==> inputs of 11-21 <==
Design gemm_mem, start of the top module:
module gemm_mem(
  input wire clk,
  input wire rst,
  input wire out_rdy,
  input wire v0__read_req_rdy,
  input wire [31:0] v0__read_resp,
  input wire v0__read_resp_vld,
  input wire v0__write_completion_vld,
  input wire v0__write_req_rdy,
  input wire [31:0] v0_in,
  input wire v0_in_vld,
  input wire v1__read_req_rdy,
  input wire [31:0] v1__read_resp,
  input wire v1__read_resp_vld,
  input wire v1__write_completion_vld,
  input wire v1__write_req_rdy,
  input wire [31:0] v1_in,
  input wire v1_in_vld,
  input wire [31:0] C_rd_data,
  output wire [31:0] out,
  output wire out_vld,
  output wire [3:0] v0__read_req,
  output wire v0__read_req_vld,
  output wire v0__read_resp_rdy,
  output wire v0__write_completion_rdy,
  output wire [35:0] v0__write_req,
  output wire v0__write_req_vld,
  output wire v0_in_rdy,
  output wire [3:0] v1__read_req,
  output wire v1__read_req_vld,
  output wire v1__read_resp_rdy,
  output wire v1__write_completion_rdy,
  output wire [35:0] v1__write_req,
  output wire v1__write_req_vld,
  output wire v1_in_rdy,
  output wire [3:0] C_rd_addr,
  output wire C_rd_en,
  output wire [3:0] C_wr_addr,
  output wire [31:0] C_wr_data,
  output wire C_wr_en
);
clock: 4.32 ns
lec_check: 0
abc_area: 1
cap_margin: 20
core_margin: 2
core_utilization: 68
setup_slack_margin: 1.22
slew_margin: 20
run.sh (not shown) runs the stock make flow with config.mk's settings and CLKGATE_MAP_FILE=.
==> 07-17: changes against 11-21 <==
--- a/flow/config.mk
+++ b/flow/config.mk
@@ -6,8 +6,7 @@
 export NUM_CORES = 4
 export LEC_CHECK = 0
-export ABC_AREA = 1
 export CAP_MARGIN = 20
 export CORE_MARGIN = 2
-export CORE_UTILIZATION = 68
-export SETUP_SLACK_MARGIN = 1.22
+export CORE_UTILIZATION = 58
+export SETUP_SLACK_MARGIN = 1.33
 export SLEW_MARGIN = 20
==> flow/constraint.sdc (replaced) <==
create_clock -name core_clock -period 7.32 [get_ports {clk}]
set_input_delay 1.4640 -clock core_clock [delete_from_list [all_inputs] [get_ports {clk}]]
set_output_delay 1.4640 -clock core_clock [all_outputs]
set_load 0.01 [all_outputs]
==> comparison table <==
metric                                                         11-21        07-17
Final cell count without fillers                                5372         4359
Tightest slew margin relative to the limit                     28.7%        28.9%
Dominant cell area share                                       27.2%        28.5%
Int Power                                                    4.39 mW      2.44 mW
Switching power total                                        1.82 mW     0.707 mW
Basic Gates by Area                                            19.2%        22.5%
Synthesized area per cell                                 7.19 sq um   8.47 sq um
Adder Area Share                                               35.4%        37.1%
Comb. cell area                                          22700 sq um  21900 sq um
Combinational share of power                                   14.5%         7.1%
Outcome                                     finished with violations  timing/DRC/antenna clean
Reasons for failing layout checks               negative setup slack            -
Detailed-route via count                                       35663        24524
Die Outline Area                                         46000 sq um  51400 sq um


==> branch garnet <==
gemm_mem again, from the RTL that the note above started with.
make LEC_CHECK=0 ABC_AREA=1 CAP_MARGIN=20 CORE_ASPECT_RATIO=0.96 CORE_MARGIN=2 CORE_UTILIZATION=65 MAX_ROUTING_LAYER=met4 SETUP_SLACK_MARGIN=-0.67 SLEW_MARGIN=20 finish   # period 11.2 ns
==> inputs of branch xenon, as changes to branch garnet <==
- CORE_ASPECT_RATIO: 0.96 -> default
- CORE_UTILIZATION: 65 -> 71
- MAX_ROUTING_LAYER: met4 -> default
- PLACE_DENSITY: default -> 0.76
- SETUP_SLACK_MARGIN: -0.67 -> default
==> flow/constraint.sdc (replaced) <==
create_clock -name core_clock -period 6.24 [get_ports {clk}]
set_input_delay 1.2480 -clock core_clock [delete_from_list [all_inputs] [get_ports {clk}]]
set_output_delay 1.2480 -clock core_clock [all_outputs]
set_load 0.01 [all_outputs]
==> inputs of branch maple, as changes to branch garnet <==
- ABC_AREA: 1 -> default
- CORE_ASPECT_RATIO: 0.96 -> default
- CORE_UTILIZATION: 65 -> 27
- MAX_ROUTING_LAYER: met4 -> default
- SETUP_SLACK_MARGIN: -0.67 -> default
==> flow/constraint.sdc (replaced) <==
create_clock -name core_clock -period 7.78 [get_ports {clk}]
set_input_delay 1.5560 -clock core_clock [delete_from_list [all_inputs] [get_ports {clk}]]
set_output_delay 1.5560 -clock core_clock [all_outputs]
set_load 0.01 [all_outputs]
==> inputs of branch cedar, as changes to branch garnet <==
- CORE_ASPECT_RATIO: 0.96 -> default
- CORE_UTILIZATION: 65 -> 72
- MAX_ROUTING_LAYER: met4 -> default
- PLACE_DENSITY: default -> 0.76
- SETUP_SLACK_MARGIN: -0.67 -> default
==> flow/constraint.sdc (replaced) <==
create_clock -name core_clock -period 6.24 [get_ports {clk}]
set_input_delay 1.2480 -clock core_clock [delete_from_list [all_inputs] [get_ports {clk}]]
set_output_delay 1.2480 -clock core_clock [all_outputs]
set_load 0.01 [all_outputs]
==> comparison table <==
| metric | branch maple | branch cedar | branch garnet | branch xenon |
|---|---|---|---|---|
| Topmost layer with routed signal wires | met5 | - | met4 | met5 |
| Combinational share of power | 7.4% | - | 12.8% | 12.7% |
| Non-clock buffers, area share | 11.31% | - | 10.62% | 15.10% |
| Non-clock buffer instance count of the final layout | 409 | - | 374 | 581 |
| Area occupied by registers | 4928 um^2 | - | 4935 um^2 | 4992 um^2 |
| Setup slack on the worst flop-to-flop path | 0.41 ns | - | 3.95 ns | -1.12 ns |
| DRC | 0 | - | 0 | 0 |
| Total setup buffers inserted after CTS | 0 | 23 | 0 | 12 |
| Most common cell on crit path | sky130_fd_sc_hd__fa_1 | - | - | sky130_fd_sc_hd__fa_1 |
| Status | timing/DRC/antenna clean | aborted with a tool error | timing/DRC/antenna clean | failed layout checks |
| Stage where the flow stopped | - | global routing (5_1_grt) | - | - |
| Layout check failures | - | - | - | setup timing |
| Number of cell instances on the worst register-to-register path | 23 | - | 27 | 23 |
| Design Area, Final | 34760 um^2 | - | 34530 um^2 | 37330 um^2 |
| Power share of the sequential group | 41.8% | - | 45.2% | 43.4% |
| Half-perimeter wire length after placement | 71420 um | 73610 um | 61810 um | 69770 um |
| Layout Cells excl Fill | 5054 | - | 4989 | 5157 |
| Final-report hold violation count | 0 | - | 0 | 0 |
| Largest type area fraction | 28.45% | 27.17% | 27.17% | 27.17% |
| YS chip area | 28780 um^2 | 30140 um^2 | 30140 um^2 | 30140 um^2 |
| Final Wtd Congestion | 0.8670 | 0.9587 | 0.9799 | 0.9776 |
| Power in the clock group | 1.54 mW | - | 858 uW | 1.68 mW |
| WL/cell | 17.54 um | - | 16.14 um | 20.92 um |
| Final cell utilization of the core | 32.93% | - | 75.14% | 89.00% |
| Setup crit start kind | flop | - | primary input | flop |
| XOR/XNOR Fraction of Synth Area | 3.457% | 1.831% | 1.831% | 1.831% |
| Clock tree from TritonCTS | yes | - | yes | yes |


==> run a <==
Starting RTL as in the previous note.
clock: 9.73 ns
lec_check: 0
abc_area: 1
cap_margin: 10
core_margin: 2
core_utilization: 17
cts_cluster_diameter: 353
cts_cluster_size: 27
gpl_routability_driven: 1
gpl_timing_driven: 0
place_density: 0.7
setup_slack_margin: 1.6
slew_margin: 15
==> run b: changes against run a <==
Settings changed: CAP_MARGIN 10 to 20, CORE_UTILIZATION 17 to 70, CTS_CLUSTER_DIAMETER 353 to not set, CTS_CLUSTER_SIZE 27 to not set, GPL_ROUTABILITY_DRIVEN 1 to not set, GPL_TIMING_DRIVEN 0 to not set, MAX_ROUTING_LAYER set to met4, PLACE_DENSITY 0.7 to not set, SETUP_SLACK_MARGIN 1.6 to not set, SLEW_MARGIN 15 to 20.
==> flow/constraint.sdc (replaced) <==
create_clock -name core_clock -period 5.43 [get_ports {clk}]
set_input_delay 1.0860 -clock core_clock [delete_from_list [all_inputs] [get_ports {clk}]]
set_output_delay 1.0860 -clock core_clock [all_outputs]
set_load 0.01 [all_outputs]
==> run c: changes against run a <==
Settings changed: ABC_AREA 1 to not set, CAP_MARGIN 10 to 20, CORE_UTILIZATION 17 to 11, CTS_CLUSTER_DIAMETER 353 to not set, CTS_CLUSTER_SIZE 27 to not set, GPL_ROUTABILITY_DRIVEN 1 to not set, GPL_TIMING_DRIVEN 0 to not set, PLACE_DENSITY 0.7 to not set, SETUP_SLACK_MARGIN 1.6 to not set, SLEW_MARGIN 15 to 20.
==> flow/constraint.sdc (replaced) <==
create_clock -name core_clock -period 9.85 [get_ports {clk}]
set_input_delay 1.9700 -clock core_clock [delete_from_list [all_inputs] [get_ports {clk}]]
set_output_delay 1.9700 -clock core_clock [all_outputs]
set_load 0.01 [all_outputs]
==> run d: changes against run a <==
Settings changed: ABC_AREA 1 to not set, CAP_MARGIN 10 to 20, CORE_UTILIZATION 17 to 44, CTS_CLUSTER_DIAMETER 353 to not set, CTS_CLUSTER_SIZE 27 to not set, GPL_ROUTABILITY_DRIVEN 1 to not set, GPL_TIMING_DRIVEN 0 to not set, PLACE_DENSITY 0.7 to not set, SETUP_SLACK_MARGIN 1.6 to not set, SLEW_MARGIN 15 to 20.
==> flow/constraint.sdc (replaced) <==
create_clock -name core_clock -period 5.35 [get_ports {clk}]
set_input_delay 1.0700 -clock core_clock [delete_from_list [all_inputs] [get_ports {clk}]]
set_output_delay 1.0700 -clock core_clock [all_outputs]
set_load 0.01 [all_outputs]
==> qor summary <==
| item | run b | run c | run d | run a |
|---|---|---|---|---|
| Status | finished with violations | timing/DRC/antenna clean | finished with violations | timing/DRC/antenna clean |
| Layout check failures | setup timing | - | setup timing | - |
| Total net switching power | 1.24 mW | 0.617 mW | 1.04 mW | 0.594 mW |
| Distinct cell type count after synthesis | 54 | 65 | 65 | 54 |
| Standard-cell row count | 76 | 187 | 93 | 154 |
| Total number of vias | 31300 | 23300 | 24300 | 28200 |
| Yosys Chip Area | 30100 µm² | 28800 µm² | 28800 µm² | 30100 µm² |
| Fraction of cell area in non-clock buffers | 16.4% | 10.1% | 16.2% | 11.7% |
| Total global-route track usage | 43.8% | 7.51% | 26.4% | 12.0% |
| Weighted congestion reported at the end of routability-driven placement | 1.01 | 0.826 | 0.909 | 0.976 |
| Post-DP HPWL | 72.4 mm | 81.7 mm | 71.7 mm | 94.2 mm |
| Depth of the most critical reg-to-reg path | 20 | 23 | 24 | 23 |
| Stages on the worst setup path | 20 | 23 | 24 | 23 |
| Tot Pwr | 4.42 mW | 2.42 mW | 4.24 mW | 2.03 mW |
| Minimum setup slack after placement | -1070 ps | 2280 ps | -1600 ps | 1360 ps |
| Largest stage delay, worst path | 750 ps | 900 ps | 570 ps | 590 ps |
| Repair and plain buffers | 630 | 388 | 631 | 551 |
| Synth-to-layout area growth | 26.7% | 29.3% | 27.8% | 22.3% |
| Worst-case setup margin in the final layout | -1800 ps | 2270 ps | -1240 ps | 1700 ps |
| Source-to-sink clock delay at the later pin of the worst-skew pair | 610 ps | 640 ps | 610 ps | 520 ps |
| Highest metal layer used by the detailed router | met4 | met4 | met4 | met5 |
| Maximum number of pins on one net before global-route repair | 101 | 125 | 149 | 28 |
| Number of tap cells added at floorplan | 546 | 3496 | 855 | 2340 |
| Comb area share | 55.7% | 57.4% | 60.0% | 55.1% |
| Proportion of synthesized area in mux cells | 0% | 1.36% | 1.36% | 0% |
| Largest fanout of any net on the critical path | 14 | 26 | 13 | 10 |


==> 01-28 <==
Starting RTL as in the previous note.
export LEC_CHECK = 0
export CAP_MARGIN = 15
export CELL_PAD_IN_SITES_DETAIL_PLACEMENT = 0
export CORE_ASPECT_RATIO = 1.9
export CORE_MARGIN = 2
export CORE_UTILIZATION = 64
export CTS_CLUSTER_SIZE = 56
export MAX_ROUTING_LAYER = met4
export PLACE_DENSITY_LB_ADDON = 0.05
export SETUP_SLACK_MARGIN = -0.28
export SLEW_MARGIN = 35
create_clock -name core_clock -period 8.69 [get_ports {clk}]
==> inputs of 11-20, as changes to 01-28 <==
CAP_MARGIN = 20   (was 15)
CELL_PAD_IN_SITES_DETAIL_PLACEMENT = unset   (was 0)
CORE_ASPECT_RATIO = unset   (was 1.9)
CORE_UTILIZATION = 58   (was 64)
CTS_CLUSTER_SIZE = unset   (was 56)
MAX_ROUTING_LAYER = unset   (was met4)
PLACE_DENSITY_LB_ADDON = unset   (was 0.05)
SETUP_SLACK_MARGIN = unset   (was -0.28)
SLEW_MARGIN = 20   (was 35)
==> flow/constraint.sdc (replaced) <==
create_clock -name core_clock -period 5.1 [get_ports {clk}]
set_input_delay 1.0200 -clock core_clock [delete_from_list [all_inputs] [get_ports {clk}]]
set_output_delay 1.0200 -clock core_clock [all_outputs]
set_load 0.01 [all_outputs]
==> comparison table <==
metric	01-28	11-20
Power in combinational cells	187 uW	324 uW
Die Area	0.0468 mm2	0.0514 mm2
Met1 routing resource usage after global routing	38.8%	40.9%
Post-placement setup slack	0.826 ns	-1.73 ns
Fraction of power consumed by sequential logic	46.6%	42.7%
Layout Area Growth over Synthesis	15.7%	27.9%
Number of setup violations in the final report	0	24
Final Routed Wirelength	90,700 um	87,400 um
Clock skew	0.0201 ns	0.0392 ns
Achievable frequency	125 MHz	151 MHz
Outcome	complete, no violations	complete, but fails checks
Reasons for failing layout checks	-	negative setup slack
Worst vdd rail ir drop	147 uV	263 uV
Worst flop-to-flop path endpoint	p1_smul_11826[31]$_SDFFE_PP0P_	p1_smul_11826[29]$_SDFFE_PP0P_
Cell row count	107	81
Signal arrival time at the worst endpoint	8.52 ns	7.08 ns
Placeable Area	0.0446 mm2	0.0490 mm2


==> trial 3: inputs <==
Starting RTL as in the previous note.
clock: 11.2 ns
lec_check: 0
abc_area: 1
cap_margin: 20
core_aspect_ratio: 0.96
core_margin: 2
core_utilization: 69
cts_cluster_diameter: 211
cts_cluster_size: 22
max_routing_layer: met4
setup_slack_margin: -0.67
slew_margin: 20
==> build 48 (differences from trial 3) <==
--- a/flow/config.mk
+++ b/flow/config.mk
@@ -9,9 +9,7 @@
 export CAP_MARGIN = 20
-export CORE_ASPECT_RATIO = 0.96
+export CORE_ASPECT_RATIO = 1.84
 export CORE_MARGIN = 2
-export CORE_UTILIZATION = 69
-export CTS_CLUSTER_DIAMETER = 211
-export CTS_CLUSTER_SIZE = 22
+export CORE_UTILIZATION = 45
 export MAX_ROUTING_LAYER = met4
-export SETUP_SLACK_MARGIN = -0.67
+export PLACE_DENSITY = 0.58
 export SLEW_MARGIN = 20
==> flow/constraint.sdc (replaced) <==
create_clock -name core_clock -period 11.9 [get_ports {clk}]
set_input_delay 2.3800 -clock core_clock [delete_from_list [all_inputs] [get_ports {clk}]]
set_output_delay 2.3800 -clock core_clock [all_outputs]
set_load 0.01 [all_outputs]
==> build 13 (differences from trial 3) <==
--- a/flow/config.mk
+++ b/flow/config.mk
@@ -9,9 +9,5 @@
 export CAP_MARGIN = 20
-export CORE_ASPECT_RATIO = 0.96
 export CORE_MARGIN = 2
-export CORE_UTILIZATION = 69
-export CTS_CLUSTER_DIAMETER = 211
-export CTS_CLUSTER_SIZE = 22
+export CORE_UTILIZATION = 65
 export MAX_ROUTING_LAYER = met4
-export SETUP_SLACK_MARGIN = -0.67
 export SLEW_MARGIN = 20
==> flow/constraint.sdc (replaced) <==
create_clock -name core_clock -period 5.21 [get_ports {clk}]
set_input_delay 1.0420 -clock core_clock [delete_from_list [all_inputs] [get_ports {clk}]]
set_output_delay 1.0420 -clock core_clock [all_outputs]
set_load 0.01 [all_outputs]
==> qor summary <==
Number of clock buffers inserted by TritonCTS: build 13 29; trial 3 15; build 48 25
Setup slack on the worst flop-to-flop path: build 13 -1210 ps; trial 3 4010 ps; build 48 4850 ps
Power spent charging and discharging nets: build 13 1260 uW; trial 3 462 uW; build 48 502 uW
Final cell count without fillers: build 13 5274; trial 3 4944; build 48 5250
Overall power consumption: build 13 4760 uW; trial 3 1730 uW; build 48 1940 uW
Most used cell, CP: build 13 sky130_fd_sc_hd__fa_1; trial 3 sky130_fd_sc_hd__clkdlybuf4s50_1; build 48 sky130_fd_sc_hd__clkdlybuf4s50_1
OpenROAD warnings: build 13 37; trial 3 34; build 48 32
Synth-to-Final Area Change: build 13 27.1%; trial 3 12.9%; build 48 15.9%
Status: build 13 finished with violations; trial 3 timing/DRC/antenna clean; build 48 timing/DRC/antenna clean
Layout check failures: build 13 negative setup slack; trial 3 -; build 48 -
Cell row count: build 13 78; trial 3 75; build 48 128
Final worst-path setup slack: build 13 -1210 ps; trial 3 3690 ps; build 48 3890 ps
Routed wirelength normalized by instance count: build 13 17.7 microns; trial 3 16.1 microns; build 48 16.5 microns
Element type at the critical path end: build 13 flip-flop; trial 3 output port; build 48 output port
Hpwl dp: build 13 71400 microns; trial 3 61900 microns; build 48 70100 microns
Clock slew at reported path FFs: build 13 70 ps; trial 3 90 ps; build 48 70 ps
Pre-Place Util: build 13 66.1%; trial 3 69.4%; build 48 45.5%
Crit-path slowest cell: build 13 sky130_fd_sc_hd__fa_1; trial 3 sky130_fd_sc_hd__clkdlybuf4s50_1; build 48 sky130_fd_sc_hd__nor2_8
Maximum number of pins on one net before global-route repair: build 13 94; trial 3 86; build 48 94
Worst min-delay path startpoint: build 13 __C_ram_zero_latency0_skid_reg[15]; trial 3 __C_ram_zero_latency0_skid_reg[31]; build 48 __C_ram_zero_latency0_skid_reg[16]
Kind of launch point of the worst setup path: build 13 flip-flop; trial 3 input pin; build 48 input pin
Dominant power group: build 13 the clock network; trial 3 sequential cells; build 48 sequential cells
Power figures rest on the tool's default switching activity, not on a simulated workload.
